[flow/design.v]
module SumModule(input [31:0] num1, num2, output signed [31:0] result);
    assign result = num1 + num2;
endmodule
module Mux2to1(input sel, input [31:0] a, b, output[31:0] out);
	assign out = (sel == 0) ? a : b;
endmodule
module Mux3to1(input [1:0] sel, input[31:0] a, b, c, output [31:0] out);
	assign out= (sel == 2'b00) ? a:
		    (sel == 2'b01) ? b:
		    (sel == 2'b10) ? c:
			{32{1'b0}};
endmodule
module Mux4to1(input [1:0] sel, input[31:0] a, b, c, d, output [31:0] out);
	assign out= (sel == 2'b00) ? a:
		    (sel == 2'b01) ? b:
		    (sel == 2'b10) ? c:
		    (sel == 2'b11) ? d:
			{32{1'b0}};
endmodule
module DFlipFlop(input clk, en, sclr, d, output reg q);
    always @(posedge clk) begin
        if (sclr)
            q <= 1'b0;
        else if (en)
            q <= d;
    end
endmodule
module Register #(parameter N = 32) (
    input clk, en, sclr,
    input [N-1:0] d,
    output reg [N-1:0] q
);
    always @(posedge clk) begin
        if (sclr)
            q <= {N{1'b0}};
        else if (en)
            q <= d;
    end
endmodule
module RegisterFile(input clk, we, input [4:0] A1, A2, A3, input[31:0] WD3, output[31:0] RD1, RD2);
	reg[31:0] regFile [1:31];
	assign RD1 = (A1 == 5'd0) ? 32'b0 : (we && A3 == A1) ? WD3 : regFile[A1];
	assign RD2 = (A2 == 5'd0) ? 32'b0 : (we && A3 == A2) ? WD3 : regFile[A2];
	always@(posedge clk)begin 
		if(we == 1 && A3 != 5'b0)
			regFile[A3] <= WD3;
	end
endmodule
module ArithmeticLogicUnit (input signed [31:0] operandA, operandB, input [2:0] controlSignal, output reg [31:0] result, output zeroFlag);
    always @(operandA, operandB, controlSignal) begin
        case (controlSignal)
            3'b000:  result = operandA + operandB;
            3'b001:  result = operandA - operandB;
            3'b010:  result = operandA & operandB;
            3'b011:  result = operandA | operandB;
            3'b100:  result = operandA ^ operandB;
            3'b101:  result = operandA < operandB ? 1'b1 : 1'b0;
            3'b110:  result = $unsigned(operandA) < $unsigned(operandB) ? 1'b1 : 1'b0;
            default: result = {32{1'b0}};
        endcase
    end
    assign zeroFlag = ~|result;
endmodule
module ImmediateExtend(input [2:0] immSelect, input [31:7] instructionPart, output reg [31:0] extendedImmediate);
    always @(immSelect, instructionPart) begin 
        case(immSelect)
            3'b000: extendedImmediate = {{20{instructionPart[31]}}, instructionPart[31:20]};
            3'b001: extendedImmediate = {{20{instructionPart[31]}}, instructionPart[31:25], instructionPart[11:7]};
            3'b010: extendedImmediate = {{12{instructionPart[31]}}, instructionPart[31], instructionPart[19:12], instructionPart[20], instructionPart[30:21], 1'b0};
            3'b011: extendedImmediate = {{19{instructionPart[31]}}, instructionPart[31], instructionPart[7], instructionPart[30:25], instructionPart[11:8], 1'b0};
            3'b100: extendedImmediate = {instructionPart[31:12], {12{1'b0}}};
            default: extendedImmediate = {32{1'b0}};
        endcase
    end
endmodule
module ControlUnit(input [2:0] function3, input [6:0] function7, opcode, output reg memWrite, aluSrc, regWrite, jump, branch, jalr, output reg [1:0] resultSrc, output reg [2:0] aluControl, immSrc);
    wire [9:0] functionn;
    assign functionn = {function7, function3};
    always @(function3, function7, opcode) begin
        {memWrite, aluSrc, regWrite, jump, branch, jalr, resultSrc, aluControl, immSrc} = 14'b00000000000000;
        case (opcode)
            7'b0110011: begin
                regWrite = 1'b1;
                case (functionn)
                    10'b0000000000: aluControl = 3'b000;
                    10'b0100000000: aluControl = 3'b001;
                    10'b0000000111: aluControl = 3'b010;
                    10'b0000000110: aluControl = 3'b011;
                    10'b0000000010: aluControl = 3'b101;
                    10'b0000000011: aluControl = 3'b110;
                endcase
            end
            7'b0000011: {regWrite, resultSrc, aluSrc} = 4'b1011;
            7'b0010011: begin
                {aluSrc, regWrite} = 2'b11;
                case (function3)
                    3'b100: aluControl = 3'b100;
                    3'b110: aluControl = 3'b011;
                    3'b010: aluControl = 3'b101;
                    3'b011: aluControl = 3'b110;
                endcase
            end
            7'b1100111: {jalr, aluSrc, resultSrc, regWrite} = 5'b11101;
            7'b0100011: {immSrc, aluSrc, memWrite} = 5'b00111;
            7'b1101111: {resultSrc, immSrc, regWrite, jump} = 7'b1001011;
            7'b1100011: begin
                {branch, immSrc} = 4'b1011;
                case (function3)
                    3'b000: aluControl = 3'b001;
                    3'b001: aluControl = 3'b001;
                    3'b100: aluControl = 3'b101;
                    3'b101: aluControl = 3'b101;
                endcase
            end
            7'b0110111: {resultSrc, immSrc, regWrite} = 6'b111001;
        endcase
    end
endmodule
module ControlDecoder(input jalrFlag, jumpFlag, branchFlag, zeroFlag, aluResultFlag, input [2:0] funcCode, output [1:0] pcSource);
    assign pcSource = (jalrFlag) ? 2'b10 :
        ((jumpFlag) ||
        (branchFlag && funcCode == 3'b000 && zeroFlag) ||  
        (branchFlag && funcCode == 3'b001 && ~zeroFlag) ||  
        (branchFlag && funcCode == 3'b100 && aluResultFlag) ||  
        (branchFlag && funcCode == 3'b101 && ~aluResultFlag)) ? 2'b01 :  
        2'b00;
endmodule
module HazardUnit(
    input RegWriteM, RegWriteW,
    input [1:0] ResultSrcE, PCSrcE, ResultSrcM, ResultSrcW,
    input [4:0] Rs1D, Rs2D, Rs1E, Rs2E, RdE, RdM, RdW,
    output StallF, StallD, FlushD, FlushE,
    output [1:0] ForwardAE, ForwardBE
);
    wire loadStall;
    assign ForwardAE = ((Rs1E == RdM && RegWriteM) && Rs1E != 0) ? 2'b10 :
                      (((Rs1E == RdW && RegWriteW) && Rs1E != 0) || (Rs1E == RdW && ResultSrcW == 2'b11 && Rs1E != 0)) ? 2'b01 :
                      (Rs1E == RdM && ResultSrcM == 2'b11 && Rs1E != 0) ? 2'b11 :
                      2'b00;
    assign ForwardBE = ((Rs2E == RdM && RegWriteM) && Rs2E != 0) ? 2'b10 :
                      (((Rs2E == RdW && RegWriteW) && Rs2E != 0) || (Rs2E == RdW && ResultSrcW == 2'b11 && Rs2E != 0)) ? 2'b01 :
                      (Rs2E == RdM && ResultSrcM == 2'b11 && Rs2E != 0) ? 2'b11 :
                      2'b00;
    assign loadStall = ((Rs1D == RdE) || (Rs2D == RdE)) && ResultSrcE == 2'b01;
    assign StallF = loadStall;
    assign StallD = loadStall;
    assign FlushE = loadStall || (PCSrcE == 2'b01) || (PCSrcE == 2'b10);
    assign FlushD = (PCSrcE == 2'b01) || (PCSrcE == 2'b10);
endmodule
module IF_ID_Regs(
    input clk, sclr, en, 
    input [31:0] InstrF, PCF, PCPlus4F, 
    output [31:0] InstrD, PCD, PCPlus4D
);
    Register R1(clk, en, sclr, InstrF, InstrD);
    Register R2(clk, en, sclr, PCF, PCD);
    Register R3(clk, en, sclr, PCPlus4F, PCPlus4D);
endmodule
module ID_EX_Regs(
    input clk, sclr, RegWriteD, MemWriteD, ALUSrcD, JumpD, BranchD, JalrD, 
    input [1:0] ResultSrcD, 
    input [2:0] ALUControlD, func3D, 
    input [4:0] Rs1D, Rs2D, RdD, 
    input [31:0] PCD, ExtImmD, PCPlus4D, RD1D, RD2D, 
    output RegWriteE, MemWriteE, ALUSrcE, JumpE, BranchE, JalrE, 
    output [1:0] ResultSrcE, 
    output [2:0] ALUControlE, func3E, 
    output [4:0] Rs1E, Rs2E, RdE, 
    output [31:0] PCE, ExtImmE, PCPlus4E, RD1E, RD2E
);
    DFlipFlop D1(clk, 1'b1, sclr, RegWriteD, RegWriteE);
    DFlipFlop D2(clk, 1'b1, sclr, MemWriteD, MemWriteE);
    DFlipFlop D3(clk, 1'b1, sclr, JumpD, JumpE);
    DFlipFlop D4(clk, 1'b1, sclr, ALUSrcD, ALUSrcE);
    DFlipFlop D5(clk, 1'b1, sclr, BranchD, BranchE);
    DFlipFlop D6(clk, 1'b1, sclr, JalrD, JalrE);
    Register #(2) R4 (clk, 1'b1, sclr, ResultSrcD, ResultSrcE);
    Register #(3) R5 (clk, 1'b1, sclr, ALUControlD, ALUControlE);
    Register #(3) R6 (clk, 1'b1, sclr, func3D, func3E);
    Register #(5) R7 (clk, 1'b1, sclr, Rs1D, Rs1E);
    Register #(5) R8 (clk, 1'b1, sclr, Rs2D, Rs2E);
    Register #(5) R9 (clk, 1'b1, sclr, RdD, RdE);
    Register R10 (clk, 1'b1, sclr, PCD, PCE);
    Register R11(clk, 1'b1, sclr, ExtImmD, ExtImmE);
    Register R12(clk, 1'b1, sclr, PCPlus4D, PCPlus4E);
    Register R13(clk, 1'b1, sclr, RD1D, RD1E);
    Register R14(clk, 1'b1, sclr, RD2D, RD2E);
endmodule
module EX_Mem_Regs(
    input clk, rst, RegWriteE, MemWriteE, 
    input [1:0] ResultSrcE, 
    input [4:0] RdE, 
    input [31:0] ALUResultE, WriteDataE, ExtImmE, PCPlus4E, 
    output RegWriteM, MemWriteM, 
    output [1:0] ResultSrcM, 
    output [4:0] RdM, 
    output [31:0] ALUResultM, WriteDataM, ExtImmM, PCPlus4M
);
    DFlipFlop D7(clk, 1'b1, rst, RegWriteE, RegWriteM);
    DFlipFlop D8(clk, 1'b1, rst, MemWriteE, MemWriteM);
    Register #(2) R15 (clk, 1'b1, rst, ResultSrcE, ResultSrcM);
    Register #(5) R16 (clk, 1'b1, rst, RdE, RdM);
    Register R17 (clk, 1'b1, 1'b0, ALUResultE, ALUResultM);
    Register R18 (clk, 1'b1, 1'b0, WriteDataE, WriteDataM);
    Register R19 (clk, 1'b1, 1'b0, ExtImmE, ExtImmM);
    Register R20 (clk, 1'b1, 1'b0, PCPlus4E, PCPlus4M);
endmodule
module Mem_WB_Regs(
    input clk, rst, RegWriteM, 
    input [1:0] ResultSrcM, 
    input [4:0] RdM, 
    input [31:0] ALUResultM, ReadDataM, ExtImmM, PCPlus4M, 
    output RegWriteW, 
    output [1:0] ResultSrcW, 
    output [4:0] RdW, 
    output [31:0] ALUResultW, ReadDataW, ExtImmW, PCPlus4W
);
    DFlipFlop D9(clk, 1'b1, rst, RegWriteM, RegWriteW);
    Register #(2) R21 (clk, 1'b1, rst, ResultSrcM, ResultSrcW);
    Register #(5) R22 (clk, 1'b1, rst, RdM, RdW);
    Register R23 (clk, 1'b1, 1'b0, ALUResultM, ALUResultW);
    Register R24 (clk, 1'b1, 1'b0, ReadDataM, ReadDataW);
    Register R25 (clk, 1'b1, 1'b0, ExtImmM, ExtImmW);
    Register R26 (clk, 1'b1, 1'b0, PCPlus4M, PCPlus4W);
endmodule
module DataPath (
    input clk, rst, MemWriteD, ALUSrcD, RegWriteD, JumpD, BranchD, JalrD, StallF, StallD, FlushD, FlushE, 
    input [1:0] ResultSrcD, ForwardAE, ForwardBE, PCSrcE, 
    input [2:0] ALUControlD, ImmSrcD, 
    output BranchE, JumpE, JalrE, ZeroE, ALUResult0, RegWriteM, RegWriteW, 
    output [1:0] ResultSrcE,  
    output [2:0] func3D, func3E, 
    output [6:0] func7, op, 
    output [4:0] Rs1D, Rs2D, Rs1E, Rs2E, RdE, RdM, RdW, 
    output [1:0] ResultSrcM, ResultSrcW,
    output [31:0] imem_addr, input [31:0] imem_rdata,
    output [31:0] dmem_addr, output [31:0] dmem_wdata, output dmem_we, input [31:0] dmem_rdata
);
    wire [31:0] PCPlus4F, PCTargetE, ALUResultE, PCF_, PCF, InstrF, InstrD, ResultW, RD1D, RD2D, ExtImmD, SrcAE, ALUResultM, RD1E, RD2E,
        WriteDataE, ExtImmE, SrcBE, PCE, WriteDataM, ReadDataM, ALUResultW, ReadDataW, PCPlus4W, ExtImmW, PCD, PCPlus4D, PCPlus4E, ExtImmM, PCPlus4M;
    wire [4:0] RdD;
    wire [2:0] ALUControlE;
    wire [31:0] ResultM;
    wire MemWriteM, RegWriteE, MemWriteE, ALUSrcE;
    assign ALUResult0 = ALUResultE[0];
    assign Rs1D = InstrD[19:15];
    assign Rs2D = InstrD[24:20];
    assign RdD = InstrD[11:7];
    assign func3D = InstrD[14:12];
    assign func7 = InstrD[31:25];
    assign op = InstrD[6:0];
    Mux3to1 PCMux(PCSrcE, PCPlus4F, PCTargetE, ALUResultE, PCF_);
    Register PCReg(clk, ~StallF, rst, PCF_, PCF);
    assign imem_addr = PCF;
    assign InstrF = imem_rdata;
    SumModule PCAdd4(PCF, 4, PCPlus4F);
    IF_ID_Regs IF_ID_Reg(clk, FlushD | rst, ~StallD, InstrF, PCF, PCPlus4F, InstrD, PCD, PCPlus4D);
    RegisterFile RegFile(clk, RegWriteW, InstrD[19:15], InstrD[24:20], RdW, ResultW, RD1D, RD2D);
    ImmediateExtend Extend(ImmSrcD, InstrD[31:7], ExtImmD);
    ID_EX_Regs ID_EX_Reg(clk, FlushE | rst, RegWriteD, MemWriteD, ALUSrcD, JumpD, BranchD, JalrD, ResultSrcD, ALUControlD, 
        func3D, Rs1D, Rs2D, RdD, PCD, ExtImmD, PCPlus4D, RD1D, RD2D, RegWriteE, MemWriteE, ALUSrcE, JumpE, BranchE, JalrE, 
        ResultSrcE, ALUControlE, func3E, Rs1E, Rs2E, RdE, PCE, ExtImmE, PCPlus4E, RD1E, RD2E);
    Mux4to1 ForwardAMux(ForwardAE, RD1E, ResultW, ResultM, ExtImmE, SrcAE);
    Mux4to1 ForwardBMux(ForwardBE, RD2E, ResultW, ResultM, ExtImmE, WriteDataE);
    Mux2to1 ALUSrcBMux(ALUSrcE, WriteDataE, ExtImmE, SrcBE);
    SumModule PCImmAdd(PCE, ExtImmE, PCTargetE);
    ArithmeticLogicUnit ALU(SrcAE, SrcBE, ALUControlE, ALUResultE, ZeroE);
    EX_Mem_Regs EX_Mem_Reg(clk, rst, RegWriteE, MemWriteE, ResultSrcE, RdE, ALUResultE, WriteDataE, ExtImmE, 
        PCPlus4E, RegWriteM, MemWriteM, ResultSrcM, RdM, ALUResultM, WriteDataM, ExtImmM, PCPlus4M);
    assign dmem_addr = ALUResultM;
    assign dmem_wdata = WriteDataM;
    assign dmem_we = MemWriteM;
    assign ReadDataM = dmem_rdata;
    assign ResultM = ResultSrcM[1] ? (ResultSrcM[0] ? ExtImmM : PCPlus4M) : ALUResultM;
    Mem_WB_Regs Mem_WB_Reg(clk, rst, RegWriteM, ResultSrcM, RdM, ALUResultM, ReadDataM, ExtImmM, PCPlus4M, 
        RegWriteW, ResultSrcW, RdW, ALUResultW, ReadDataW, ExtImmW, PCPlus4W);
    Mux4to1 ResultSrcMux(ResultSrcW, ALUResultW, ReadDataW, PCPlus4W, ExtImmW, ResultW);
endmodule
module TopLevelPipe(input clk, rst,
	output [31:0] imem_addr, input [31:0] imem_rdata,
	output [31:0] dmem_addr, output [31:0] dmem_wdata, output dmem_we, input [31:0] dmem_rdata);
	wire MemWriteD, ALUSrcD, RegWriteD, JumpD, BranchD, JalrD, RegWriteM, RegWriteW, JalrE, JumpE, BranchE, ZeroE, ALUResult0, StallF, StallD, FlushD, FlushE;
	wire[1:0] ResultSrcD, ResultSrcE, PCSrcE, ForwardAE, ForwardBE, ResultSrcM, ResultSrcW;
	wire[2:0] func3D, func3E, ALUControlD, ImmSrcD;
	wire[4:0] Rs1D, Rs2D, Rs1E, Rs2E, RdE, RdM, RdW;
	wire[6:0] func7, op;
	ControlUnit	CTRL(func3D, func7, op, MemWriteD, ALUSrcD, RegWriteD, JumpD, BranchD, JalrD, ResultSrcD, ALUControlD, ImmSrcD);
	HazardUnit	HU(RegWriteM, RegWriteW, ResultSrcE, PCSrcE, ResultSrcM, ResultSrcW, Rs1D, Rs2D, Rs1E, Rs2E, RdE, RdM, RdW, StallF, StallD, FlushD, FlushE, ForwardAE, ForwardBE);
	ControlDecoder		DC(JalrE, JumpE, BranchE, ZeroE, ALUResult0, func3E, PCSrcE);
	DataPath	DP(clk, rst, MemWriteD, ALUSrcD, RegWriteD, JumpD, BranchD, JalrD, StallF, StallD, FlushD, FlushE, 
		ResultSrcD, ForwardAE, ForwardBE, PCSrcE, ALUControlD, ImmSrcD, BranchE, JumpE, JalrE, ZeroE, ALUResult0, RegWriteM, RegWriteW, 
		ResultSrcE, func3D, func3E, func7, op, Rs1D, Rs2D, Rs1E, Rs2E, RdE, RdM, RdW, ResultSrcM, ResultSrcW,
		imem_addr, imem_rdata, dmem_addr, dmem_wdata, dmem_we, dmem_rdata);
endmodule
[flow/run.sh]
#!/bin/bash
# the make line also repeats each setting of config.mk as NAME=value (left out here)
make -C /OpenROAD-flow-scripts/flow DESIGN_CONFIG=/design/flow/config.mk WORK_HOME=/design/flow/orfs CLKGATE_MAP_FILE= finish
[flow/constraint.sdc]
create_clock -name core_clock -period 5.03 [get_ports {clk}]
set_input_delay 1.0060 -clock core_clock [delete_from_list [all_inputs] [get_ports {clk}]]
set_output_delay 1.0060 -clock core_clock [all_outputs]
set_load 0.01 [all_outputs]
[flow/config.mk]
export PLATFORM = sky130hd
export DESIGN_NAME = TopLevelPipe
export DESIGN_NICKNAME = TopLevelPipe
export VERILOG_FILES = /design/flow/design.v
export SDC_FILE = /design/flow/constraint.sdc
export NUM_CORES = 4
export LEC_CHECK = 0
export CAP_MARGIN = 20
export CORE_MARGIN = 2
export CORE_UTILIZATION = 68
export CTS_CLUSTER_SIZE = 32
export SLEW_MARGIN = 20
==> results of run 1 <==
==> metrics by stage <==
stage               hold slack, ns  setup TNS (ns)  total power, mW  instance area [sq um]  std cells
detailed placement           0.312         -569.22             20.2                  83800       7306
CTS                          0.299         -385.45             32.5                  90100       7628
global placement             0.313         -552.34             20.1                  83800       7306
floorplan                    0.310         -159.86             17.5                  75400       5314
==> timing repair <==
| item | CTS |
|---|---|
| pin swaps | 33 |
| setup buffers | 32 |
| gates resized | 168 |
| gates cloned | 3 |
| endpoints found under the setup margin | 341 |
==> run_results.csv, run 1 <==
group,metric,value,unit
floorplanning,core-area,109000,sq um
synth,synth-seq-cells,1582,
clock_network,clockBufferDepth,3,
synth,edf_count,992,
synth,top_cells_by_count,"edfxtp_1 (992), mux4_2 (608), dfxtp_1 (590), nor2_1 (412), a21oi_1 (366)",
floorplanning,rows,121,
clock_network,root_buffer,"clkbuf_16",
clock_network,htree_levels,4,
synth,yosys.stat.seqShare,0.559,
clock_network,cts_sinks,1582,
synth,top_cell_area_share,0.400,
place,dpl.hpwl,181000,microns
synth,ys_sh_simple,0.0752,
clock_network,cts_made_buffers,156,
clock_network,ctsHoldBuffers,0,
synth,post_synth_ao_oa_area_fraction,0.0890,
synth,synth-xor-area-share,0.0128,
floorplanning,initCoreUtil,0.685,
synth,ys_top_logic_family,"multiplexers",
place,io_buffers,162,
run_status,lastStage,"global routing (5_1_grt)",
place,dp_worst_setup_slack,-1.97,ns
place,routabilityCongestion,1.07,
synth,yosys_warnings,9,
synth,yosysMostFrequentCell,"edfxtp_1",
synth,ys_types,107,
synth,yosys_area,74500,sq um
floorplanning,die_x,335,microns
synth,ys.flop_type,"edfxtp_1",
synth,synthesis.nets,5528,
synth,netlist_instances,5314,
synth,synthesis.area,74500,sq um
synth,ys_cells,5314,
synth,topCellsByArea,"edfxtp_1 (40%), mux4_2 (18%), dfxtp_1 (16%)",
run_status,outcome,"aborted with a tool error",
synth,synth-async-reset-ratio,0,
floorplanning,ios,163,
synth,synthAdderAreaFrac,0.0252,
synth,synthMuxAreaShare,0.213,
synth,largest_area_cell,"edfxtp_1",
floorplanning,dieArea,112000,sq um
synth,syn_avg_cell_area,14.0,sq um
floorplanning,die_h,335,microns
==> run 2, diff against run 1 <==
Settings changed: CORE_UTILIZATION 68 to 72, CTS_CLUSTER_SIZE 32 to 25, PLACE_DENSITY set to 0.66.
Clock period 5.03 ns to 6.3 ns, I/O delays scaled along.
==> run_results.csv, run 2 <==
group,metric,value,unit
run_status,outcome,"aborted with a tool error",
run_status,lastStage,"global routing (5_1_grt)",
run_status,stop_error,"[ERROR GRT-0232] Routing congestion too high. Check the congestion heatmap in the GUI.",
synth,syn_avg_cell_area,14.0,sq um
synth,synthesis.area,74500,sq um
synth,synth-xor-area-share,0.0128,
synth,topCellsByArea,"edfxtp_1 (40%), mux4_2 (18%), dfxtp_1 (16%)",
clock_network,root_buffer,"clkbuf_16",
floorplanning,die_x,326,microns
synth,yosysMostFrequentCell,"edfxtp_1",
clock_network,cts_made_buffers,154,
place,dp.cells,7146,
synth,ys_cells,5314,
synth,synthesis.nets,5528,
place,routabilityCongestion,1.05,
clock_network,ctsHoldBuffers,0,
clock_network,htree_levels,4,
synth,ys_sh_simple,0.0752,
grt,overflow,132,
synth,synth-seq-cells,1582,
floorplanning,initCoreUtil,0.729,
synth,largest_area_cell,"edfxtp_1",
synth,ys_types,107,
floorplanning,dieArea,106000,sq um
grt,grt_use_total,0.851,
synth,synthAdderAreaFrac,0.0252,
floorplanning,die_h,326,microns
synth,yosys.stat.seqShare,0.559,
place,io_buffers,162,
synth,top_cell_area_share,0.400,
synth,yosys_warnings,9,
synth,ys.flop_type,"edfxtp_1",
floorplanning,rows,117,
synth,yosys_area,74500,sq um
synth,post_synth_ao_oa_area_fraction,0.0890,
clock_network,clockBufferDepth,3,
floorplanning,core-area,102000,sq um
clock_network,cts_sinks,1582,
synth,edf_count,992,
synth,ys_top_logic_family,"multiplexers",
floorplanning,ios,163,
synth,synth-async-reset-ratio,0,
synth,netlist_instances,5314,
synth,synthMuxAreaShare,0.213,
synth,top_cells_by_count,"edfxtp_1 (992), mux4_2 (608), dfxtp_1 (590), nor2_1 (412), a21oi_1 (366)",
place,dpl.hpwl,189000,microns
## run 2: per-stage QoR
step / setup WS (ns) / power, mW / instance area, sq um / hold slack (ns) / setup TNS [ns]
after CTS: -0.407 / 26.1 / 89600 / 0.328 / -55.71
after detailed placement: -1.21 / 16.0 / 82000 / 0.314 / -277.46
after global placement: -0.881 / 15.8 / 82000 / 0.312 / -198.34
after floorplan: 0.0401 / 13.9 / 74500 / 0.310 / 0
## run 2: timing repair
item / in CTS
gates cloned: 7
resized: 366
pin swaps: 71
endpoints found under the setup margin: 318
setup buffers: 48
## run 2: metal layers
metal  GRT overflow  track usage
met1             11        0.858
met2             49        0.942
met3             26        0.786
met4             46        0.813
met5              0        0.563
==> run 3, diff against run 2 <==
Settings changed: CORE_UTILIZATION 72 to 70, PLACE_DENSITY 0.66 to unset, SETUP_SLACK_MARGIN set to -0.37.
Clock period 6.3 ns to 5.68 ns, I/O delays scaled along.
==> run_results.csv, run 3 <==
group,metric,value,unit
place,routabilityCongestion,1.06,
floorplanning,core-area,105000,sq um
synth,yosys.stat.seqShare,0.559,
synth,ys_types,107,
synth,synth-async-reset-ratio,0,
synth,ys_cells,5314,
synth,post_synth_ao_oa_area_fraction,0.0890,
synth,largest_area_cell,"edfxtp_1",
synth,ys_top_logic_family,"multiplexers",
floorplanning,dieArea,109000,sq um
place,io_buffers,162,
synth,synthAdderAreaFrac,0.0252,
synth,yosys_area,74500,sq um
floorplanning,initCoreUtil,0.706,
clock_network,ctsHoldBuffers,0,
floorplanning,ios,163,
place,placed_area,82700,sq um
clock_network,htree_levels,4,
run_status,outcome,"aborted with a tool error",
floorplanning,die_x,330,microns
clock_network,root_buffer,"clkbuf_16",
synth,synth-seq-cells,1582,
place,dp_worst_setup_slack,-1.55,ns
synth,top_cell_area_share,0.400,
synth,topCellsByArea,"edfxtp_1 (40%), mux4_2 (18%), dfxtp_1 (16%)",
synth,top_cells_by_count,"edfxtp_1 (992), mux4_2 (608), dfxtp_1 (590), nor2_1 (412), a21oi_1 (366)",
synth,synthesis.area,74500,sq um
synth,yosysMostFrequentCell,"edfxtp_1",
clock_network,clockBufferDepth,3,
place,dpl.hpwl,181000,microns
grt,overflow,1,
floorplanning,die_h,330,microns
synth,syn_avg_cell_area,14.0,sq um
synth,edf_count,992,
synth,synthesis.nets,5528,
synth,yosys_warnings,9,
synth,ys.flop_type,"edfxtp_1",
synth,synth-xor-area-share,0.0128,
synth,ys_sh_simple,0.0752,
run_status,lastStage,"global routing (5_1_grt)",
clock_network,cts_made_buffers,152,
floorplanning,rows,119,
clock_network,cts_sinks,1582,
synth,netlist_instances,5314,
grt,grt_use_total,0.750,
synth,synthMuxAreaShare,0.213,
run_status,stop_error,"[ERROR GRT-0232] Routing congestion too high. Check the congestion heatmap in the GUI.",
==> run 3: through the flow <==
step / setup TNS (ns) / util / hold WS (ns) / power, mW / cells
floorplan: -83.60 / - / 0.310 / 15.4 / 5314
global placement: -360.47 / 0.785 / 0.310 / 17.6 / 7254
detailed placement: -433.05 / 0.785 / 0.312 / 17.7 / 7255
CTS: -183.48 / 0.849 / 0.321 / 28.5 / 7565
==> run 3: per-layer routing <==
| layer | global-route usage | overflow |
|---|---|---|
| met1 | 0.767 | 0 |
| met2 | 0.898 | 0 |
| met3 | 0.579 | 0 |
| met4 | 0.732 | 0 |
| met5 | 0.483 | 1 |
==> run 3: what timing repair did <==
item / 4_1_cts
setup endpoints to repair: 318
gates cloned: 4
resized: 274
pin swaps: 58
setup buffers: 42
hold endpoints to repair: 0
==> run 4, diff against run 3 <==
Settings changed: ABC_AREA set to 1, CAP_MARGIN 20 to 25, CELL_PAD_IN_SITES_DETAIL_PLACEMENT set to 2, CELL_PAD_IN_SITES_GLOBAL_PLACEMENT set to 0, CORE_ASPECT_RATIO set to 1.04, CORE_MARGIN 2 to 10, CORE_UTILIZATION 70 to 40, CTS_CLUSTER_DIAMETER set to 146, CTS_CLUSTER_SIZE 25 to unset, GPL_ROUTABILITY_DRIVEN set to 0, GPL_TIMING_DRIVEN set to 0, SETUP_SLACK_MARGIN -0.37 to 0.56, TNS_END_PERCENT set to 80.
Clock period 5.68 ns to 10.0 ns, I/O delays scaled along.
==> run_results.csv, run 4 <==
group,metric,value,unit
run_status,outcome,"aborted with a tool error",
run_status,lastStage,"global routing (5_1_grt)",
run_status,stop_error,"[ERROR GRT-0116] Global routing finished with congestion. Check the congestion regions in the DRC Viewer.",
synth,synthesis.area,77800,sq um
clock_network,htree_levels,4,
synth,synth-xor-area-share,0.00901,
synth,yosys.stat.seqShare,0.535,
synth,edf_count,992,
place,dp_worst_setup_slack,-0.743,ns
clock_network,clockBufferDepth,3,
synth,post_synth_ao_oa_area_fraction,0.187,
synth,synthesis.nets,9325,
place,dp.cells,11900,
clock_network,ctsHoldBuffers,0,
floorplanning,ios,163,
synth,ys_types,54,
synth,yosys_area,77800,sq um
synth,yosysMostFrequentCell,"nand2_1",
synth,ys_top_logic_family,"AND-OR/OR-AND gates",
synth,synth-seq-cells,1582,
clock_network,root_buffer,"clkbuf_16",
synth,ys_sh_simple,0.162,
floorplanning,die_x,452,microns
clock_network,cts_sinks,1582,
synth,largest_area_cell,"edfxtp_1",
place,dpl.hpwl,457000,microns
synth,topCellsByArea,"edfxtp_1 (38%), dfxtp_1 (15%), o21ai_0 (8.3%)",
synth,ys_cells,9111,
synth,synth-async-reset-ratio,0,
floorplanning,die_h,470,microns
floorplanning,dieArea,213000,sq um
place,io_buffers,161,
synth,yosys_warnings,9,
floorplanning,core-area,194000,sq um
synth,netlist_instances,9111,
synth,ys.flop_type,"edfxtp_1",
synth,syn_avg_cell_area,8.54,sq um
synth,synthAdderAreaFrac,0.0241,
grt,overflow,2340,
synth,top_cell_area_share,0.383,
grt,grt_use_total,0.842,
floorplanning,initCoreUtil,0.401,
clock_network,cts_made_buffers,171,
synth,synthMuxAreaShare,0,
synth,top_cells_by_count,"nand2_1 (1379), o21ai_0 (1286), inv_1 (1027), edfxtp_1 (992), nor2_1 (885)",
place,placed_area,84700,sq um
floorplanning,rows,165,
## run 4: timing repair
item,CTS
endpoints found under the setup margin,317
gates resized,73
endpoints found under the hold margin,0
pin swaps,1
buffers inserted,1
gates cloned,1
## run 4: metal layers
metal	overflow	global-route usage
met5	31	0.656
met4	650	0.786
met3	342	0.801
met2	1019	0.933
met1	298	0.829
==> run 5, diff against run 4 <==
Settings changed: CAP_MARGIN 25 to 20, CELL_PAD_IN_SITES_DETAIL_PLACEMENT 2 to unset, CELL_PAD_IN_SITES_GLOBAL_PLACEMENT 0 to unset, CORE_ASPECT_RATIO 1.04 to unset, CORE_MARGIN 10 to 2, CORE_UTILIZATION 40 to 59, CTS_CLUSTER_DIAMETER 146 to unset, GPL_ROUTABILITY_DRIVEN 0 to unset, GPL_TIMING_DRIVEN 0 to unset, SETUP_SLACK_MARGIN 0.56 to 0.7, TNS_END_PERCENT 80 to unset.
Clock period 10.0 ns to 5.17 ns, I/O delays scaled along.
==> run_results.csv, run 5 <==
group,metric,value,unit
power,swShare,0.294,
worst_hold_path,hold_start,"DP.ID_EX_Reg.R12.q[25]",
critical_path,endpoint_kind,"flip-flop",
timing,finalCritPeriodShare,1.12,
power,power_switching,9.37,mW
place,dpl.hpwl,203000,microns
floorplanning,rows,133,
synth,yosysMostFrequentCell,"nand2_1",
timing,rsz0062_at_grt,"yes",
clock_network,root_buffer,"clkbuf_16",
critical_path,worstReg2RegStart,"DP.ID_EX_Reg.R8.q[2]",
grt,grt_max_degree,205,
cells_and_area,post-route-util,0.727,
synth,netlist_instances,9111,
power,combPwrFrac,0.196,
clock_network,ctsHoldBuffers,0,
synth,yosys_area,77800,sq um
floorplanning,core-area,131000,sq um
critical_path,reg2reg_to,"DP.ID_EX_Reg.R14.q[9]",
critical_path,cp-endpoint,"DP.ID_EX_Reg.R14.q[9]",
routing,vias,74100,
grt,overflow,0,
routing,drc,0,
synth,top_cells_by_count,"nand2_1 (1379), o21ai_0 (1286), inv_1 (1027), edfxtp_1 (992), nor2_1 (885)",
place,routabilityCongestion,1.05,
routing,ant_nets,0,
clock_network,cts_sinks,1582,
synth,ys.flop_type,"edfxtp_1",
floorplanning,ios,163,
power,seq_power_share,0.450,
worst_hold_path,holdPathStages,0,
critical_path,path_class,"flip-flop to flip-flop",
routing,drt_iter0_markers,12200,
critical_path,cp.required,5.85,ns
synth,ys_types,54,
cells_and_area,synthToLayoutAreaGrowth,22.5,%
clock_network,htree_levels,4,
place,dp_worst_setup_slack,-1.34,ns
synth,ys_top_logic_family,"AND-OR/OR-AND gates",
synth,synthMuxAreaShare,0,
timing,hold_violations,0,
synth,largest_area_cell,"edfxtp_1",
clock_network,cts_tree,"built",
critical_path,path_depth,41,
cells_and_area,fin_area,95300,sq um
power,p_per_area,334,nW/um^2
synth,syn_avg_cell_area,8.54,sq um
timing,worst_slack,-0.614,ns
synth,edf_count,992,
flow_run,warning_count,149,
critical_path,slowest_stage,"fa_2",
critical_path,worstSetupStartpointType,"flip-flop",
critical_path,r2r_cells,41,
clock_network,clk_pin_slew,0.07,ns
synth,yosys_warnings,9,
grt,grt_use_total,0.444,
routing,routedWlPerCell,26.5,microns
run_status,failed_checks,"setup timing",
critical_path,crit_family,"simple AND/OR/NAND/NOR gates",
synth,synth-xor-area-share,0.00901,
power,ir_drop,0.410,mV
timing,final.setup.tns,-156.73,ns
grt,antenna_found_initial,8,
timing,finalCriticalPeriod,5.78,ns
synth,ys_sh_simple,0.162,
power,pg_seq,14.3,mW
critical_path,crit_buf_inv,12,
floorplanning,dieArea,135000,sq um
worst_hold_path,worstHoldEndpoint,"DP.EX_Mem_Reg.R20.q[25]",
timing,setup_viol,317,
clock_network,clock_latency,0.84,ns
run_status,outcome,"finished with violations",
floorplanning,die_x,367,microns
timing,max_slew_margin,0.159,
critical_path,cp.arrival,6.46,ns
flow_run,maxCapViolCount,0,
power,p_clk_frac,0.354,
synth,synthAdderAreaFrac,0.0241,
clock_network,clockBufferDepth,3,
synth,topCellsByArea,"edfxtp_1 (38%), dfxtp_1 (15%), o21ai_0 (8.3%)",
worst_hold_path,hp-class,"flip-flop to flip-flop",
synth,synthesis.nets,9325,
clock_network,cts_made_buffers,158,
timing,clock.fmax,0.173,GHz
critical_path,crit_top_cell,"inv_2",
grt,grt_pass1_vias,69900,
power,p_leak,37.7,nW
synth,synth-seq-cells,1582,
cells_and_area,n_fill_cell,9849,
synth,ys_cells,9111,
timing,slew_violations,0,
synth,synthesis.area,77800,sq um
synth,yosys.stat.seqShare,0.535,
grt,grt_pass1_wl,445000,microns
power,pg_clk,11.3,mW
synth,top_cell_area_share,0.383,
critical_path,worstSetupStartpoint,"DP.ID_EX_Reg.R8.q[2]",
floorplanning,die_h,367,microns
power,p_comb,6.25,mW
timing,worst_hold_slack,0.315,ns
critical_path,r2r_slack,-0.61,ns
routing,dr.pass1.iters,9,
synth,synth-async-reset-ratio,0,
place,placed_area,86800,sq um
floorplanning,initCoreUtil,0.593,
critical_path,slowest_delay,0.41,ns
timing,fin_skew,0.0500,ns
critical_path,cp_max_fo,8,
routing,vias_per_cell,6.35,
timing,timing_worst_slew_pin_value,1.26,ns
power,internal_power,22.5,mW
synth,post_synth_ao_oa_area_fraction,0.187,
power,top_power_group,"registers",
place,io_buffers,162,
routing,finalWirelength,309000,microns
cells_and_area,finalNetCount,9988,
-- run 5: area by class of cell --
type                    instances  area (sq um)  share of cell area
diodes                          4          10.0            0.000105
well taps                    1755          2200              0.0230
repair inverters                1          7.51           0.0000788
multi-input cells            5855         32600               0.342
flip-flops and latches       1582         41700               0.437
clock inverters                86           749             0.00787
clock buffers                 200          4260              0.0447
inverters                    1074          4080              0.0429
repair buffers               1102          9700               0.102
-- run 5: per-stage QoR --
stage / power [mW] / cells
floorplan: 17.1 / 9111
global placement: 20.0 / 11300
detailed placement: 20.0 / 11300
CTS: 31.3 / 11600
global route: 32.6 / 11700
finish: 31.8 / 11700
-- run 5: repair_timing --
| item | CTS | global route |
|---|---|---|
| setup endpoints to repair | 346 | 334 |
| pin swaps | 68 | 108 |
| buffers inserted | 56 | 19 |
| gates resized | 374 | 310 |
| gates cloned | 7 | 6 |
-- run 5: layer usage --
layer	vias to the layer above	share of wire	GRT usage
met5	-	0.00013	0
met3	1276	0.14	0.116
met2	5819	0.42	0.652
met4	6	0.072	0.265
met1	34500	0.36	0.592
li1	32500	-	-
==> run 6, diff against run 5 <==
Settings changed: ABC_AREA 1 to unset, CORE_UTILIZATION 59 to 71, CTS_CLUSTER_SIZE set to 25, HOLD_SLACK_MARGIN set to 0.3, SETUP_SLACK_MARGIN 0.7 to 0.92.
Clock period 5.17 ns to 6.46 ns, I/O delays scaled along.
==> run_results.csv, run 6 <==
group,metric,value,unit
floorplanning,core-area,104000,sq um
synth,post_synth_ao_oa_area_fraction,0.0890,
synth,yosysMostFrequentCell,"edfxtp_1",
synth,yosys_warnings,9,
floorplanning,initCoreUtil,0.717,
clock_network,clockBufferDepth,3,
run_status,outcome,"aborted with a tool error",
synth,synthAdderAreaFrac,0.0252,
synth,syn_avg_cell_area,14.0,sq um
clock_network,cts_sinks,1582,
synth,topCellsByArea,"edfxtp_1 (40%), mux4_2 (18%), dfxtp_1 (16%)",
synth,ys_cells,5314,
synth,top_cells_by_count,"edfxtp_1 (992), mux4_2 (608), dfxtp_1 (590), nor2_1 (412), a21oi_1 (366)",
place,dp_worst_setup_slack,-0.473,ns
synth,synthMuxAreaShare,0.213,
floorplanning,rows,118,
clock_network,htree_levels,4,
synth,netlist_instances,5314,
synth,edf_count,992,
floorplanning,dieArea,107000,sq um
synth,yosys_area,74500,sq um
place,dp.cells,6962,
floorplanning,die_x,328,microns
place,dpl.hpwl,171000,microns
synth,synthesis.nets,5528,
synth,synth-async-reset-ratio,0,
synth,ys.flop_type,"edfxtp_1",
floorplanning,ios,163,
clock_network,cts_made_buffers,154,
synth,ys_sh_simple,0.0752,
synth,synth-xor-area-share,0.0128,
synth,ys_top_logic_family,"multiplexers",
clock_network,ctsHoldBuffers,0,
run_status,lastStage,"global routing (5_1_grt)",
place,routabilityCongestion,1.04,
synth,largest_area_cell,"edfxtp_1",
clock_network,root_buffer,"clkbuf_16",
synth,top_cell_area_share,0.400,
synth,synthesis.area,74500,sq um
place,io_buffers,162,
synth,ys_types,107,
synth,synth-seq-cells,1582,
synth,yosys.stat.seqShare,0.559,
floorplanning,die_h,328,microns
## run 6: what timing repair did
item / CTS
setup endpoints to repair: 319
pin swaps: 53
cloned: 9
gates resized: 200
setup buffers: 79
endpoints found under the hold margin: 0
## run 6: through the flow
stage	power, mW	hold slack (ns)	instance area [sq um]	TNS, ns
CTS	24.8	0.302	87600	-0.168
detailed placement	15.4	0.314	80700	-95.93
global placement	15.3	0.315	80700	-31.68
floorplan	13.6	0.310	74900	0
==> run 7, diff against run 6 <==
Settings changed: CORE_ASPECT_RATIO set to 0.5, CTS_CLUSTER_DIAMETER set to 365, CTS_CLUSTER_SIZE 25 to 100, HOLD_SLACK_MARGIN 0.3 to unset, SETUP_SLACK_MARGIN 0.92 to unset, TNS_END_PERCENT set to 30.
Clock period 6.46 ns to 10.0 ns, I/O delays scaled along.
==> run_results.csv, run 7 <==
group,metric,value,unit
synth,top_cells_by_count,"edfxtp_1 (992), mux4_2 (608), dfxtp_1 (590), nor2_1 (412), a21oi_1 (366)",
synth,synthMuxAreaShare,0.213,
place,routabilityCongestion,1.08,
floorplanning,dieArea,108000,sq um
synth,ys_types,107,
synth,synthesis.area,74500,sq um
synth,yosysMostFrequentCell,"edfxtp_1",
floorplanning,die_h,233,microns
synth,largest_area_cell,"edfxtp_1",
run_status,stop_error,"[ERROR DPL-0033] detailed placement checks failed during check placement.",
floorplanning,initCoreUtil,0.721,
synth,synth-seq-cells,1582,
synth,synth-async-reset-ratio,0,
synth,syn_avg_cell_area,14.0,sq um
floorplanning,ios,163,
synth,ys_top_logic_family,"multiplexers",
floorplanning,die_x,462,microns
synth,synthAdderAreaFrac,0.0252,
floorplanning,core-area,103000,sq um
synth,yosys.stat.seqShare,0.559,
run_status,outcome,"aborted with a tool error",
synth,edf_count,992,
synth,post_synth_ao_oa_area_fraction,0.0890,
synth,topCellsByArea,"edfxtp_1 (40%), mux4_2 (18%), dfxtp_1 (16%)",
synth,synth-xor-area-share,0.0128,
synth,ys_sh_simple,0.0752,
synth,synthesis.nets,5528,
run_status,lastStage,"detailed placement (3_5_place_dp)",
synth,yosys_warnings,9,
place,io_buffers,162,
synth,top_cell_area_share,0.400,
synth,yosys_area,74500,sq um
floorplanning,rows,83,
synth,netlist_instances,5314,
synth,ys.flop_type,"edfxtp_1",
synth,ys_cells,5314,
==> run 8, diff against run 7 <==
Settings changed: CORE_ASPECT_RATIO 0.5 to unset, CORE_UTILIZATION 71 to 59, CTS_CLUSTER_DIAMETER 365 to unset, CTS_CLUSTER_SIZE 100 to unset, TNS_END_PERCENT 30 to unset.
Clock period 10.0 ns to 5.38 ns, I/O delays scaled along.
==> run_results.csv, run 8 <==
group,metric,value,unit
clock_network,ctsHoldBuffers,0,
synth,post_synth_ao_oa_area_fraction,0.0890,
routing,dr.pass1.iters,7,
synth,synth-xor-area-share,0.0128,
synth,yosys_warnings,9,
place,dp_worst_setup_slack,-1.66,ns
timing,setup_viol,317,
synth,ys_types,107,
synth,ys_cells,5314,
critical_path,crit_buf_inv,8,
critical_path,cp_max_fo,8,
critical_path,cp.arrival,7.33,ns
worst_hold_path,hold_start,"DP.ID_EX_Reg.R12.q[4]",
cells_and_area,finalNetCount,6343,
power,seq_power_share,0.453,
synth,ys_top_logic_family,"multiplexers",
power,total_power,30.5,mW
place,routabilityCongestion,1.02,
power,swShare,0.268,
floorplanning,dieArea,129000,sq um
critical_path,worstSetupStartpointType,"flip-flop",
floorplanning,ios,163,
floorplanning,die_h,359,microns
power,ir_drop,0.362,mV
synth,yosys_area,74500,sq um
synth,yosysMostFrequentCell,"edfxtp_1",
critical_path,worstSetupStartpoint,"DP.Mem_WB_Reg.R21.q[0]",
critical_path,crit_top_cell,"buf_6",
synth,synth-async-reset-ratio,0,
worst_hold_path,holdPathStages,0,
grt,grt_use_total,0.406,
critical_path,path_depth,29,
clock_network,htree_levels,4,
synth,ys_sh_simple,0.0752,
power,power_switching,8.17,mW
worst_hold_path,hp-class,"flip-flop to flip-flop",
place,io_buffers,162,
clock_network,cts_made_buffers,161,
routing,vias_per_cell,6.77,
timing,rsz0062_at_grt,"yes",
routing,drc,0,
critical_path,worstReg2RegStart,"DP.Mem_WB_Reg.R21.q[0]",
timing,slew_violations,0,
flow_run,warning_count,119,
critical_path,reg2reg_to,"DP.ID_EX_Reg.R11.q[0]",
power,pg_clk,11.5,mW
power,combPwrFrac,0.171,
synth,synthesis.nets,5528,
critical_path,cp-endpoint,"DP.ID_EX_Reg.R11.q[0]",
power,p_clk_frac,0.376,
worst_hold_path,worstHoldEndpoint,"DP.EX_Mem_Reg.R20.q[4]",
grt,grt_pass1_wl,376000,microns
grt,antenna_found_initial,9,
synth,syn_avg_cell_area,14.0,sq um
cells_and_area,synthToLayoutAreaGrowth,23.8,%
critical_path,cp.required,6.13,ns
clock_network,clk_pin_slew,0.06,ns
critical_path,slowest_stage,"mux4_2",
critical_path,crit_family,"AND-OR/OR-AND gates",
timing,finalCriticalPeriod,6.58,ns
grt,overflow,0,
floorplanning,initCoreUtil,0.594,
floorplanning,core-area,125000,sq um
timing,timing_worst_slew_pin_value,1.13,ns
routing,ant_nets,0,
power,p_comb,5.23,mW
critical_path,r2r_cells,29,
routing,vias,53500,
power,p_leak,33.0,nW
power,top_power_group,"registers",
synth,synthAdderAreaFrac,0.0252,
run_status,outcome,"finished with violations",
clock_network,clockBufferDepth,3,
grt,grt_pass1_vias,53400,
clock_network,cts_sinks,1582,
timing,hold_violations,0,
cells_and_area,n_fill_cell,7891,
routing,drt_iter0_markers,7090,
flow_run,maxCapViolCount,0,
clock_network,clock_latency,0.84,ns
critical_path,path_class,"flip-flop to flip-flop",
synth,synth-seq-cells,1582,
synth,largest_area_cell,"edfxtp_1",
synth,top_cells_by_count,"edfxtp_1 (992), mux4_2 (608), dfxtp_1 (590), nor2_1 (412), a21oi_1 (366)",
synth,edf_count,992,
synth,topCellsByArea,"edfxtp_1 (40%), mux4_2 (18%), dfxtp_1 (16%)",
clock_network,root_buffer,"clkbuf_16",
critical_path,slowest_delay,0.67,ns
power,pg_seq,13.8,mW
critical_path,r2r_slack,-1.20,ns
timing,worst_slack,-1.20,ns
synth,top_cell_area_share,0.400,
place,dpl.hpwl,173000,microns
routing,routedWlPerCell,33.3,microns
synth,synthMuxAreaShare,0.213,
critical_path,endpoint_kind,"flip-flop",
power,p_per_area,331,nW/um^2
floorplanning,die_x,359,microns
timing,max_slew_margin,0.248,
floorplanning,rows,130,
timing,clock.fmax,0.152,GHz
power,internal_power,22.3,mW
grt,grt_max_degree,131,
timing,fin_skew,0.0427,ns
run_status,failed_checks,"setup timing",
synth,netlist_instances,5314,
timing,finalCritPeriodShare,1.22,
synth,ys.flop_type,"edfxtp_1",
synth,synthesis.area,74500,sq um
routing,finalWirelength,263000,microns
clock_network,cts_tree,"built",
timing,worst_hold_slack,0.316,ns
synth,yosys.stat.seqShare,0.559,
## run 8: per-stage QoR
step | std cells | cell area, sq um | TNS [ns] | utilization
6_report | 7905 | 92200 | -330.50 | 0.735
3_3_place_gp | 7542 | 84100 | -495.09 | 0.670
3_5_place_dp | 7544 | 84100 | -491.11 | 0.671
2_1_floorplan | 5314 | 75400 | -50.63 | -
5_1_grt | 7903 | 92200 | -380.55 | 0.735
4_1_cts | 7879 | 91100 | -293.76 | 0.726
## run 8: cell type report
cell class,instances,area (sq um),share of cell area
antenna,3,7.51,0.0000815
clock buffer,214,4440,0.0482
clock inverter,72,908,0.00986
inverter,114,428,0.00464
multi-input combinational,3245,33300,0.361
sequential,1582,41600,0.452
tap,1650,2060,0.0224
timing repair buffer,1025,9360,0.102
## run 8: timing repair
action / 4_1_cts / 5_1_grt
gates cloned: 8 / 8
pin swaps: 45 / 52
gates resized: 233 / 183
setup buffers: 45 / 24
setup endpoints to repair: 326 / 322
## run 8: routing by layer
metal / vias up / share of wire / wire (microns) / GRT usage
li1: 22300 / - / - / -
met1: 27000 / 0.36 / 94200 / 0.528
met2: 3473 / 0.47 / 122000 / 0.632
met3: 788 / 0.10 / 27100 / 0.0865
met4: 8 / 0.073 / 19300 / 0.246
met5: - / 0.00020 / 53 / 0
==> run 9, diff against run 8 <==
Settings changed: CORE_UTILIZATION 59 to 70, CTS_CLUSTER_SIZE set to 25, SETUP_SLACK_MARGIN set to 1.54.
Clock period 5.38 ns to 5.28 ns, I/O delays scaled along.
==> run_results.csv, run 9 <==
group,metric,value,unit
clock_network,clockBufferDepth,3,
synth,ys_top_logic_family,"multiplexers",
floorplanning,die_x,330,microns
synth,synthAdderAreaFrac,0.0252,
synth,synthesis.nets,5528,
floorplanning,rows,119,
place,routabilityCongestion,1.05,
clock_network,ctsHoldBuffers,0,
synth,syn_avg_cell_area,14.0,sq um
grt,overflow,468,
synth,synthMuxAreaShare,0.213,
synth,top_cells_by_count,"edfxtp_1 (992), mux4_2 (608), dfxtp_1 (590), nor2_1 (412), a21oi_1 (366)",
synth,ys.flop_type,"edfxtp_1",
synth,top_cell_area_share,0.400,
floorplanning,die_h,330,microns
synth,post_synth_ao_oa_area_fraction,0.0890,
synth,synth-seq-cells,1582,
synth,ys_types,107,
synth,yosysMostFrequentCell,"edfxtp_1",
synth,yosys_warnings,9,
clock_network,cts_sinks,1582,
synth,topCellsByArea,"edfxtp_1 (40%), mux4_2 (18%), dfxtp_1 (16%)",
place,dp_worst_setup_slack,-1.67,ns
floorplanning,dieArea,109000,sq um
floorplanning,initCoreUtil,0.706,
clock_network,cts_made_buffers,153,
synth,synth-xor-area-share,0.0128,
synth,synthesis.area,74500,sq um
place,dpl.hpwl,185000,microns
place,io_buffers,162,
run_status,stop_error,"[ERROR GRT-0232] Routing congestion too high. Check the congestion heatmap in the GUI.",
synth,ys_sh_simple,0.0752,
synth,ys_cells,5314,
synth,yosys_area,74500,sq um
synth,yosys.stat.seqShare,0.559,
synth,synth-async-reset-ratio,0,
place,placed_area,83800,sq um
floorplanning,ios,163,
floorplanning,core-area,105000,sq um
run_status,outcome,"aborted with a tool error",
grt,grt_use_total,0.869,
synth,largest_area_cell,"edfxtp_1",
run_status,lastStage,"global routing (5_1_grt)",
synth,edf_count,992,
clock_network,root_buffer,"clkbuf_16",
synth,netlist_instances,5314,
clock_network,htree_levels,4,
-- run 9: timing repair --
action	in CTS
gates cloned	10
endpoints found under the setup margin	349
gates resized	289
pin swaps	70
buffers inserted	69
-- run 9: per-stage QoR --
stage | std cells | hold slack [ns] | power, mW
after floorplan | 5314 | 0.310 | 16.7
after global placement | 7288 | 0.311 | 19.1
after detailed placement | 7290 | 0.314 | 19.3
after CTS | 7652 | 0.329 | 31.3
-- run 9: layer usage --
layer / global-route usage / GRT overflow
met4: 0.856 / 164
met5: 0.614 / 10
met3: 0.803 / 53
met2: 0.951 / 185
met1: 0.869 / 56
==> run 10, diff against run 9 <==
Settings changed: CORE_UTILIZATION 70 to 71, PLACE_DENSITY_LB_ADDON set to 0.0, SETUP_SLACK_MARGIN 1.54 to 1.87.
Clock period 5.28 ns to 6.46 ns, I/O delays scaled along.
==> run_results.csv, run 10 <==
group,metric,value,unit
synth,post_synth_ao_oa_area_fraction,0.0890,
clock_network,clockBufferDepth,3,
synth,edf_count,992,
clock_network,cts_made_buffers,153,
floorplanning,rows,118,
place,io_buffers,162,
floorplanning,die_x,328,microns
synth,topCellsByArea,"edfxtp_1 (40%), mux4_2 (18%), dfxtp_1 (16%)",
synth,synthesis.nets,5528,
synth,yosys_area,74500,sq um
place,dpl.hpwl,171000,microns
run_status,lastStage,"global routing (5_1_grt)",
floorplanning,core-area,104000,sq um
place,dp_worst_setup_slack,-0.616,ns
clock_network,htree_levels,4,
synth,netlist_instances,5314,
synth,yosys_warnings,9,
synth,ys_cells,5314,
synth,ys_types,107,
synth,ys_top_logic_family,"multiplexers",
synth,syn_avg_cell_area,14.0,sq um
clock_network,cts_sinks,1582,
synth,top_cells_by_count,"edfxtp_1 (992), mux4_2 (608), dfxtp_1 (590), nor2_1 (412), a21oi_1 (366)",
synth,synthAdderAreaFrac,0.0252,
synth,top_cell_area_share,0.400,
place,routabilityCongestion,1.04,
run_status,outcome,"aborted with a tool error",
synth,synthesis.area,74500,sq um
synth,synth-seq-cells,1582,
floorplanning,ios,163,
synth,ys.flop_type,"edfxtp_1",
synth,yosys.stat.seqShare,0.559,
synth,ys_sh_simple,0.0752,
clock_network,root_buffer,"clkbuf_16",
synth,synth-async-reset-ratio,0,
synth,yosysMostFrequentCell,"edfxtp_1",
synth,synthMuxAreaShare,0.213,
floorplanning,dieArea,107000,sq um
floorplanning,initCoreUtil,0.717,
clock_network,ctsHoldBuffers,0,
floorplanning,die_h,328,microns
synth,largest_area_cell,"edfxtp_1",
synth,synth-xor-area-share,0.0128,
-- run 10: what timing repair did --
item | CTS
gates cloned | 8
endpoints found under the setup margin | 345
gates resized | 196
buffers inserted | 42
pin swaps | 42
-- run 10: stage by stage --
stage,instance area (sq um),cells
4_1_cts,87700,7301
3_5_place_dp,81200,6968
3_3_place_gp,81200,6968
2_1_floorplan,75400,5314
==> run 11, diff against run 10 <==
Settings changed: ABC_AREA set to 1, CORE_UTILIZATION 71 to 72, CTS_CLUSTER_DIAMETER set to 206, CTS_CLUSTER_SIZE 25 to unset, PLACE_DENSITY_LB_ADDON 0.0 to 0.01, SETUP_SLACK_MARGIN 1.87 to 1.59.
Clock period 6.46 ns to 5.4 ns, I/O delays scaled along.
==> run_results.csv, run 11 <==
group,metric,value,unit
synth,synthesis.area,77800,sq um
synth,post_synth_ao_oa_area_fraction,0.187,
floorplanning,ios,163,
clock_network,clockBufferDepth,3,
synth,ys_top_logic_family,"AND-OR/OR-AND gates",
synth,yosys_warnings,9,
run_status,outcome,"aborted with a tool error",
place,dp.cells,10900,
synth,topCellsByArea,"edfxtp_1 (38%), dfxtp_1 (15%), o21ai_0 (8.3%)",
synth,edf_count,992,
floorplanning,initCoreUtil,0.727,
synth,yosys.stat.seqShare,0.535,
synth,syn_avg_cell_area,8.54,sq um
synth,ys.flop_type,"edfxtp_1",
synth,synth-seq-cells,1582,
synth,synthesis.nets,9325,
clock_network,cts_made_buffers,153,
synth,yosysMostFrequentCell,"nand2_1",
run_status,lastStage,"global routing (5_1_grt)",
synth,top_cells_by_count,"nand2_1 (1379), o21ai_0 (1286), inv_1 (1027), edfxtp_1 (992), nor2_1 (885)",
floorplanning,dieArea,111000,sq um
place,dpl.hpwl,201000,microns
synth,synthAdderAreaFrac,0.0241,
synth,top_cell_area_share,0.383,
floorplanning,die_h,333,microns
place,io_buffers,162,
synth,synth-xor-area-share,0.00901,
clock_network,htree_levels,4,
floorplanning,core-area,107000,sq um
synth,yosys_area,77800,sq um
synth,synth-async-reset-ratio,0,
synth,ys_types,54,
place,routabilityCongestion,1.11,
synth,ys_sh_simple,0.162,
synth,ys_cells,9111,
synth,largest_area_cell,"edfxtp_1",
place,dp_worst_setup_slack,-1.13,ns
clock_network,cts_sinks,1582,
clock_network,root_buffer,"clkbuf_16",
synth,synthMuxAreaShare,0,
floorplanning,rows,120,
synth,netlist_instances,9111,
floorplanning,die_x,333,microns
run 11: stage by stage:
stage	cell area, sq um	utilization	total power, mW	TNS [ns]
3_5_place_dp	85900	0.802	19.0	-312.11
3_3_place_gp	85900	0.802	18.9	-312.14
2_1_floorplan	78600	-	16.4	0
4_1_cts	93900	0.877	30.3	-20.56
run 11: repair_timing:
item | in CTS
resized | 469
hold endpoints to repair | 0
cloned | 7
setup buffers | 117
pin swaps | 97
hold buffers | 0
setup endpoints to repair | 349
==> run 12, diff against run 11 <==
Settings changed: ABC_AREA 1 to unset, CORE_ASPECT_RATIO set to 0.5, CORE_UTILIZATION 72 to 71, CTS_CLUSTER_DIAMETER 206 to 338, CTS_CLUSTER_SIZE set to 100, PLACE_DENSITY_LB_ADDON 0.01 to unset, SETUP_SLACK_MARGIN 1.59 to unset.
Clock period 5.4 ns to 10.0 ns, I/O delays scaled along.
==> run_results.csv, run 12 <==
group,metric,value,unit
floorplanning,initCoreUtil,0.721,
synth,synthesis.nets,5528,
synth,edf_count,992,
place,io_buffers,162,
floorplanning,dieArea,108000,sq um
synth,ys_top_logic_family,"multiplexers",
floorplanning,rows,83,
place,routabilityCongestion,1.08,
synth,topCellsByArea,"edfxtp_1 (40%), mux4_2 (18%), dfxtp_1 (16%)",
synth,post_synth_ao_oa_area_fraction,0.0890,
synth,top_cells_by_count,"edfxtp_1 (992), mux4_2 (608), dfxtp_1 (590), nor2_1 (412), a21oi_1 (366)",
synth,yosys_area,74500,sq um
floorplanning,die_x,462,microns
synth,synth-seq-cells,1582,
floorplanning,core-area,103000,sq um
synth,ys_types,107,
run_status,outcome,"aborted with a tool error",
synth,ys_cells,5314,
floorplanning,die_h,233,microns
synth,synth-xor-area-share,0.0128,
synth,synthMuxAreaShare,0.213,
synth,yosys.stat.seqShare,0.559,
floorplanning,ios,163,
run_status,lastStage,"detailed placement (3_5_place_dp)",
synth,yosys_warnings,9,
synth,yosysMostFrequentCell,"edfxtp_1",
synth,syn_avg_cell_area,14.0,sq um
run_status,stop_error,"[ERROR DPL-0033] detailed placement checks failed during check placement.",
synth,ys_sh_simple,0.0752,
synth,ys.flop_type,"edfxtp_1",
synth,synth-async-reset-ratio,0,
synth,synthesis.area,74500,sq um
synth,top_cell_area_share,0.400,
synth,largest_area_cell,"edfxtp_1",
synth,synthAdderAreaFrac,0.0252,
synth,netlist_instances,5314,
[run 12: per-stage QoR]
stage | hold slack (ns) | cells
3_3_place_gp | 0.312 | 6614
2_1_floorplan | 0.310 | 5314
==> run 13, diff against run 12 <==
Settings changed: CORE_ASPECT_RATIO 0.5 to unset, CORE_UTILIZATION 71 to 70, CTS_CLUSTER_DIAMETER 338 to 56, CTS_CLUSTER_SIZE 100 to 32, HOLD_SLACK_MARGIN set to -0.09, PLACE_DENSITY set to 0.67, SETUP_SLACK_MARGIN set to 0.65.
Clock period 10.0 ns to 4.75 ns, I/O delays scaled along.
==> run_results.csv, run 13 <==
group,metric,value,unit
synth,synthesis.area,74500,sq um
synth,synth-async-reset-ratio,0,
floorplanning,core-area,105000,sq um
synth,topCellsByArea,"edfxtp_1 (40%), mux4_2 (18%), dfxtp_1 (16%)",
synth,largest_area_cell,"edfxtp_1",
place,dpl.hpwl,187000,microns
floorplanning,die_x,330,microns
run_status,stop_error,"[ERROR GRT-0232] Routing congestion too high. Check the congestion heatmap in the GUI.",
clock_network,clockBufferDepth,3,
grt,overflow,5,
synth,synth-seq-cells,1582,
synth,top_cell_area_share,0.400,
clock_network,htree_levels,3,
synth,synthMuxAreaShare,0.213,
synth,yosys_warnings,9,
synth,synth-xor-area-share,0.0128,
place,routabilityCongestion,1.06,
grt,grt_use_total,0.799,
floorplanning,initCoreUtil,0.706,
clock_network,cts_made_buffers,111,
floorplanning,die_h,330,microns
place,dp.cells,7324,
synth,netlist_instances,5314,
place,dp_worst_setup_slack,-2.05,ns
place,io_buffers,162,
floorplanning,ios,163,
synth,ys_types,107,
synth,syn_avg_cell_area,14.0,sq um
synth,ys_sh_simple,0.0752,
synth,ys_top_logic_family,"multiplexers",
synth,edf_count,992,
synth,synthAdderAreaFrac,0.0252,
synth,post_synth_ao_oa_area_fraction,0.0890,
synth,yosys_area,74500,sq um
run_status,outcome,"aborted with a tool error",
synth,ys.flop_type,"edfxtp_1",
synth,top_cells_by_count,"edfxtp_1 (992), mux4_2 (608), dfxtp_1 (590), nor2_1 (412), a21oi_1 (366)",
synth,ys_cells,5314,
synth,yosysMostFrequentCell,"edfxtp_1",
clock_network,cts_sinks,1582,
clock_network,root_buffer,"clkbuf_16",
synth,yosys.stat.seqShare,0.559,
floorplanning,dieArea,109000,sq um
floorplanning,rows,119,
run_status,lastStage,"global routing (5_1_grt)",
synth,synthesis.nets,5528,
==> run 13: metal layers <==
metal,track usage,GRT overflow
met1,0.799,0
met2,0.917,1
met3,0.699,0
met4,0.772,4
met5,0.505,0
==> run 13: timing repair <==
item,4_1_cts
resized,234
buffers inserted,52
endpoints found under the setup margin,347
hold buffers,0
gates cloned,4
pin swaps,46
==> run 13: per-stage QoR <==
step                total power, mW  utilization  cell area, sq um  hold slack (ns)
global placement               21.3        0.798             84100            0.311
floorplan                      18.5            -             75400            0.310
CTS                            32.9        0.854             90000            0.327
detailed placement             21.5        0.798             84200            0.315
==> run 14, diff against run 13 <==
Settings changed: CELL_PAD_IN_SITES_DETAIL_PLACEMENT set to 1, CORE_ASPECT_RATIO set to 0.51, CORE_MARGIN 2 to 5, CORE_UTILIZATION 70 to 38, CTS_CLUSTER_DIAMETER 56 to 364, CTS_CLUSTER_SIZE 32 to unset, GPL_TIMING_DRIVEN set to 0, HOLD_SLACK_MARGIN -0.09 to unset, MAX_ROUTING_LAYER set to met4, MIN_ROUTING_LAYER set to met1, PLACE_DENSITY 0.67 to unset, PLACE_DENSITY_LB_ADDON set to 0.23, SETUP_SLACK_MARGIN 0.65 to 0.06, SLEW_MARGIN 20 to 5.
Clock period 4.75 ns to 5.77 ns, I/O delays scaled along.
==> run_results.csv, run 14 <==
group,metric,value,unit
floorplanning,rows,116,
synth,synthesis.area,74500,sq um
critical_path,crit_buf_inv,7,
power,power_switching,9.00,mW
synth,yosys_warnings,9,
synth,synth-async-reset-ratio,0,
critical_path,cp.required,6.41,ns
timing,max_slew_margin,0.123,
routing,drt_iter0_markers,10700,
synth,yosysMostFrequentCell,"edfxtp_1",
grt,grt_pass1_wl,510000,microns
synth,post_synth_ao_oa_area_fraction,0.0890,
synth,ys_sh_simple,0.0752,
grt,antenna_found_initial,72,
timing,setup_viol,319,
power,swShare,0.309,
synth,yosys.stat.seqShare,0.559,
synth,yosys_area,74500,sq um
critical_path,cp-endpoint,"DP.ID_EX_Reg.R5.q[1]",
floorplanning,core-area,196000,sq um
run_status,failed_checks,"setup timing",
grt,overflow,0,
grt,grt_max_degree,36,
timing,clock.fmax,0.135,GHz
routing,routedWlPerCell,44.4,microns
cells_and_area,synthToLayoutAreaGrowth,24.3,%
place,dp_worst_setup_slack,-4.71,ns
critical_path,path_depth,27,
critical_path,slowest_stage,"mux4_2",
floorplanning,die_x,630,microns
place,routabilityCongestion,1.04,
synth,synthMuxAreaShare,0.213,
synth,ys_top_logic_family,"multiplexers",
critical_path,slowest_delay,0.81,ns
routing,vias,59700,
floorplanning,ios,163,
place,dp.cells,8192,
critical_path,r2r_cells,27,
timing,slew_violations,0,
synth,synth-seq-cells,1582,
power,internal_power,20.2,mW
clock_network,root_buffer,"clkbuf_16",
floorplanning,die_h,326,microns
power,seq_power_share,0.454,
place,io_buffers,162,
critical_path,crit_family,"simple AND/OR/NAND/NOR gates",
critical_path,cp.arrival,8.04,ns
place,dpl.hpwl,270000,microns
clock_network,cts_made_buffers,155,
synth,ys_cells,5314,
timing,finalCritPeriodShare,1.28,
grt,grt_pass1_vias,55800,
clock_network,cts_sinks,1582,
power,p_comb,5.58,mW
clock_network,clock_latency,0.85,ns
timing,worst_slack,-1.63,ns
synth,top_cell_area_share,0.400,
worst_hold_path,holdPathStages,0,
floorplanning,dieArea,205000,sq um
clock_network,clockBufferDepth,4,
routing,vias_per_cell,6.81,
power,pg_clk,10.3,mW
clock_network,htree_levels,4,
floorplanning,initCoreUtil,0.381,
critical_path,path_class,"flip-flop to flip-flop",
routing,dr.pass1.iters,6,
synth,edf_count,992,
worst_hold_path,hp-class,"flip-flop to flip-flop",
synth,netlist_instances,5314,
power,p_leak,31.7,nW
run_status,outcome,"finished with violations",
grt,grt_use_total,0.377,
clock_network,cts_tree,"built",
timing,hold_violations,0,
critical_path,worstSetupStartpoint,"DP.Mem_WB_Reg.R23.q[15]",
critical_path,r2r_slack,-1.63,ns
synth,synth-xor-area-share,0.0128,
routing,drc,0,
cells_and_area,post-route-util,0.473,
power,top_power_group,"registers",
synth,synthesis.nets,5528,
critical_path,cp_max_fo,18,
cells_and_area,stdcell_count,8766,
clock_network,ctsHoldBuffers,0,
timing,timing_worst_slew_pin_value,1.31,ns
power,ir_drop,0.259,mV
worst_hold_path,hold_start,"DP.ID_EX_Reg.R12.q[17]",
critical_path,reg2reg_to,"DP.ID_EX_Reg.R5.q[1]",
power,pg_seq,13.2,mW
synth,largest_area_cell,"edfxtp_1",
flow_run,warning_count,110,
critical_path,endpoint_kind,"flip-flop",
power,p_per_area,315,nW/um^2
timing,rsz0062_at_grt,"yes",
routing,ant_nets,0,
synth,ys.flop_type,"edfxtp_1",
timing,worst_hold_slack,0.328,ns
synth,ys_types,107,
timing,fin_skew,0.0593,ns
power,p_clk_frac,0.355,
worst_hold_path,worstHoldEndpoint,"DP.EX_Mem_Reg.R20.q[17]",
clock_network,clk_pin_slew,0.07,ns
synth,topCellsByArea,"edfxtp_1 (40%), mux4_2 (18%), dfxtp_1 (16%)",
flow_run,maxCapViolCount,0,
power,combPwrFrac,0.191,
routing,finalWirelength,389000,microns
timing,finalCriticalPeriod,7.40,ns
synth,syn_avg_cell_area,14.0,sq um
synth,synthAdderAreaFrac,0.0252,
cells_and_area,finalNetCount,6208,
synth,top_cells_by_count,"edfxtp_1 (992), mux4_2 (608), dfxtp_1 (590), nor2_1 (412), a21oi_1 (366)",
critical_path,worstReg2RegStart,"DP.Mem_WB_Reg.R23.q[15]",
critical_path,worstSetupStartpointType,"flip-flop",
==> run 14: layout make-up <==
| type | instances | area [sq um] |
|---|---|---|
| Antenna cell | 72 | 180 |
| Clock buffer | 199 | 4240 |
| Timing Repair Buffer | 504 | 5850 |
| Fill cell | 19300 | 103000 |
| Tap cell | 2596 | 3250 |
| Buffer | 360 | 2220 |
| Clock inverter | 62 | 574 |
| Inverter | 114 | 439 |
| Multi-Input combinational cell | 3277 | 34200 |
| Sequential cell | 1582 | 41600 |
==> run 14: layer usage <==
layer,share of wire,vias up,track usage,wire [microns]
met5,0,-,-,0
met4,0.047,0,0.144,18300
met3,0.20,837,0.223,75900
met2,0.35,5443,0.421,135000
met1,0.41,31100,0.534,160000
li1,-,22300,-,-
==> run 14: per-stage QoR <==
step	power [mW]	instance area, sq um	TNS, ns
2_1_floorplan	15.2	74600	0
3_5_place_dp	17.6	81900	-1308.81
4_1_cts	28.4	90400	-361.69
3_3_place_gp	17.3	79500	-1375.40
6_report	29.2	92600	-424.52
5_1_grt	29.6	92500	-401.85
==> run 14: timing repair <==
action,4_1_cts,5_1_grt
setup endpoints to repair,347,325
gates cloned,35,6
pin swaps,58,63
setup buffers,126,59
resized,436,241
Power is estimated from default activity; no workload was simulated.
